## sort_pipe
module sort_pipe #(
parameter DATA_WIDTH='d8
)(
input 				          clk,
input 				          rst_n,
input 					      client_val,
input [(8*DATA_WIDTH)-1:0]    client_data,
output reg                    client_rdy,
input 				          sort_rdy,
output reg                    sort_val,
output reg [8*DATA_WIDTH-1:0]   sort_data
);
Size in the first run: roughly 520 flip-flops.
==> flow/config.mk <==
export PLATFORM = sky130hd
export DESIGN_NAME = sort_pipe
export DESIGN_NICKNAME = sort_pipe
export VERILOG_FILES = /design/flow/design.v
export SDC_FILE = /design/flow/constraint.sdc
export NUM_CORES = 4
export LEC_CHECK = 0
export CAP_MARGIN = 20
export CELL_PAD_IN_SITES_DETAIL_PLACEMENT = 0
export CELL_PAD_IN_SITES_GLOBAL_PLACEMENT = 3
export CORE_ASPECT_RATIO = 1.28
export CORE_MARGIN = 10
export CORE_UTILIZATION = 40
export GPL_ROUTABILITY_DRIVEN = 1
export HOLD_SLACK_MARGIN = -0.02
export MAX_ROUTING_LAYER = met5
export MIN_ROUTING_LAYER = met2
export PLACE_DENSITY_LB_ADDON = 0.14
export SETUP_SLACK_MARGIN = 0.51
export SLEW_MARGIN = 30
==> flow/constraint.sdc <==
create_clock -name core_clock -period 1.97 [get_ports {clk}]
set_input_delay 0.3940 -clock core_clock [delete_from_list [all_inputs] [get_ports {clk}]]
set_output_delay 0.3940 -clock core_clock [all_outputs]
set_load 0.01 [all_outputs]
run.sh (not shown) runs the stock make flow with config.mk's settings and CLKGATE_MAP_FILE=.
The first run ran to the end with no violations.
Then changed:
- CORE_MARGIN: 10 -> 2
- CORE_UTILIZATION: 40 -> 21
- HOLD_SLACK_MARGIN: -0.02 -> unset
- MIN_ROUTING_LAYER: met2 -> met1
- SLEW_MARGIN: 30 -> 20
Effect: The changed run completed without violations. Count of clock-buffer cells in the layout rose by 10. Critical path depth fell by 5. Via count fell by 27%. Wire length rose by 18%. Cell area rose by 8.2%. Die area rose by 68%. Utilization fell by 25 points.
Then changed:
- CORE_UTILIZATION: 21 -> 57
- PLACE_DENSITY_LB_ADDON: 0.14 -> 0.19
- clock period: 1.97 -> 1.47 ns (I/O delays scaled with it)
Outcome: The changed run ended with an error in global placement without I/O; die size goes down by well over a third; area after synthesis is unchanged; synthesized cell count does not change.
Then changed:
- CELL_PAD_IN_SITES_DETAIL_PLACEMENT: 0 -> unset
- CELL_PAD_IN_SITES_GLOBAL_PLACEMENT: 3 -> unset
- CORE_ASPECT_RATIO: 1.28 -> unset
- CORE_UTILIZATION: 57 -> 56
- GPL_ROUTABILITY_DRIVEN: 1 -> unset
- MAX_ROUTING_LAYER: met5 -> unset
- MIN_ROUTING_LAYER: met1 -> unset
- PLACE_DENSITY: unset -> 0.6
- PLACE_DENSITY_LB_ADDON: 0.19 -> unset
- SETUP_SLACK_MARGIN: 0.51 -> unset
- clock period: 1.47 -> 2.5 ns (I/O delays scaled with it)
This time the run completed without violations.
Synthesized cell count does not change.
Area after synthesis stays the same.
Die area went up by 1.7%.

* * *

Starting RTL as in the previous note.
clock: 2.5 ns
lec_check: 0
cap_margin: 20
core_margin: 2
core_utilization: 40
place_density: 0.6
slew_margin: 20
The first run passed the timing, design-rule and antenna checks.
Change:
--- a/flow/config.mk
+++ b/flow/config.mk
@@ -9,4 +9,6 @@
 export CORE_MARGIN = 2
-export CORE_UTILIZATION = 40
+export CORE_UTILIZATION = 66
+export CTS_CLUSTER_SIZE = 32
 export PLACE_DENSITY = 0.6
 export SLEW_MARGIN = 20
+export TNS_END_PERCENT = 80
==> flow/constraint.sdc (replaced) <==
create_clock -name core_clock -period 1.73 [get_ports {clk}]
set_input_delay 0.3460 -clock core_clock [delete_from_list [all_inputs] [get_ports {clk}]]
set_output_delay 0.3460 -clock core_clock [all_outputs]
set_load 0.01 [all_outputs]
- Now the flow stopped in global routing (5_1_grt)
- synthesized cell count does not change
- die size goes down by 39%
- area after synthesis is unchanged
Change:
--- a/flow/config.mk
+++ b/flow/config.mk
@@ -8,7 +8,7 @@
 export CAP_MARGIN = 20
+export CELL_PAD_IN_SITES_DETAIL_PLACEMENT = 2
 export CORE_MARGIN = 2
-export CORE_UTILIZATION = 66
-export CTS_CLUSTER_SIZE = 32
-export PLACE_DENSITY = 0.6
+export CORE_UTILIZATION = 40
+export CTS_CLUSTER_DIAMETER = 301
+export GPL_TIMING_DRIVEN = 0
 export SLEW_MARGIN = 20
-export TNS_END_PERCENT = 80
==> flow/constraint.sdc (replaced) <==
create_clock -name core_clock -period 3.0 [get_ports {clk}]
set_input_delay 0.6000 -clock core_clock [delete_from_list [all_inputs] [get_ports {clk}]]
set_output_delay 0.6000 -clock core_clock [all_outputs]
set_load 0.01 [all_outputs]
Result: With this change the flow produced a layout that fails on setup timing. Die size is higher by 64%. Synthesized area does not change. Synthesized cell count does not change.
Change:
--- a/flow/config.mk
+++ b/flow/config.mk
@@ -8,7 +8,8 @@
 export CAP_MARGIN = 20
-export CELL_PAD_IN_SITES_DETAIL_PLACEMENT = 2
 export CORE_MARGIN = 2
-export CORE_UTILIZATION = 40
-export CTS_CLUSTER_DIAMETER = 301
-export GPL_TIMING_DRIVEN = 0
+export CORE_UTILIZATION = 72
+export CTS_CLUSTER_DIAMETER = 400
+export CTS_CLUSTER_SIZE = 95
+export PLACE_DENSITY = 0.39
 export SLEW_MARGIN = 20
+export TNS_END_PERCENT = 10
==> flow/constraint.sdc (replaced) <==
create_clock -name core_clock -period 1.76 [get_ports {clk}]
set_input_delay 0.3520 -clock core_clock [delete_from_list [all_inputs] [get_ports {clk}]]
set_output_delay 0.3520 -clock core_clock [all_outputs]
set_load 0.01 [all_outputs]
Result:
- This time the run never finished: it broke off in global routing (5_1_grt) on GRT-0232
- die area fell by well over a third
- synthesized cell count is unchanged
- synthesized area stays the same

* * *

== v57 ==
sort_pipe again, from the RTL that the note above started with.
export LEC_CHECK = 0
export ABC_AREA = 1
export CAP_MARGIN = 25
export CELL_PAD_IN_SITES_DETAIL_PLACEMENT = 2
export CORE_MARGIN = 2
export CORE_UTILIZATION = 40
export CTS_CLUSTER_DIAMETER = 301
export GPL_ROUTABILITY_DRIVEN = 0
export GPL_TIMING_DRIVEN = 0
export MAX_ROUTING_LAYER = met4
export SLEW_MARGIN = 20
export TNS_END_PERCENT = 70
create_clock -name core_clock -period 3.0 [get_ports {clk}]
In v57 the implementation completed, yet the final layout does not meet the checks, the culprit being setup timing.
Changes in v40 relative to v57:
Settings: CORE_UTILIZATION: 40 -> 66; MAX_ROUTING_LAYER: met4 -> unset; TNS_END_PERCENT: 70 -> unset; GPL_TIMING_DRIVEN: 0 -> unset; CAP_MARGIN: 25 -> 20; CELL_PAD_IN_SITES_DETAIL_PLACEMENT: 2 -> unset; PLACE_DENSITY: unset -> 0.6; GPL_ROUTABILITY_DRIVEN: 0 -> unset; CTS_CLUSTER_DIAMETER: 301 -> unset; ABC_AREA: 1 -> unset; the clock period (ns, I/O delays scaled along): 3.0 -> 2.03.
## What came out
Each of v57 and v40 falls short of a clean finish.
The flow completed for v57, but it is not clean: the layout still shows setup timing.
Although it ran to completion, v40 produced a layout that fails the final checks because of setup timing.
v57 -> v40: total length of routed wires decreased by more than a quarter
Delta(global-route usage, v40 - v57) < 0
In v40 relative to v57, number of fillers in the final layout had gone down by more than half.
The following lists how v1 was set up differently from v40:
Settings: CORE_UTILIZATION: 66 -> 40; the clock period (ns, I/O delays scaled along): 2.03 -> 3.0.
The flow did not stop early for v1: all stages ran, and the layout cleared the timing, design-rule and antenna checks. Between v40 and v1, worst max-slew margin expressed relative to the limit decreased. Going from v40 to v1, the cell count was found to have gone up by 188. | slack of the worst reg-to-reg path | v1 vs v40 | 0.86 ns higher |. Comparing v1 and v40, the lower hold buffer count at cts is on v1. On total wire length: v1 sits below v40.
Changes in v43 relative to v1:
Settings: CORE_UTILIZATION changed from 40 to 72; CTS_CLUSTER_SIZE newly set to 30; SETUP_SLACK_MARGIN newly set to -0.19; CTS_CLUSTER_DIAMETER newly set to 356; PLACE_DENSITY changed from 0.6 to 0.78; the clock period (ns, I/O delays scaled along) changed from 3.0 to 1.9.
### Flow results
Compared with v1, v43 shows a signed area change from the synthesized netlist to the final layout that is 2.3 points higher. Compared with v1, v43 shows a wire length of the first global-routing pass that is 8.0% higher. The flow for v43 finished, though final verification flagged setup timing.
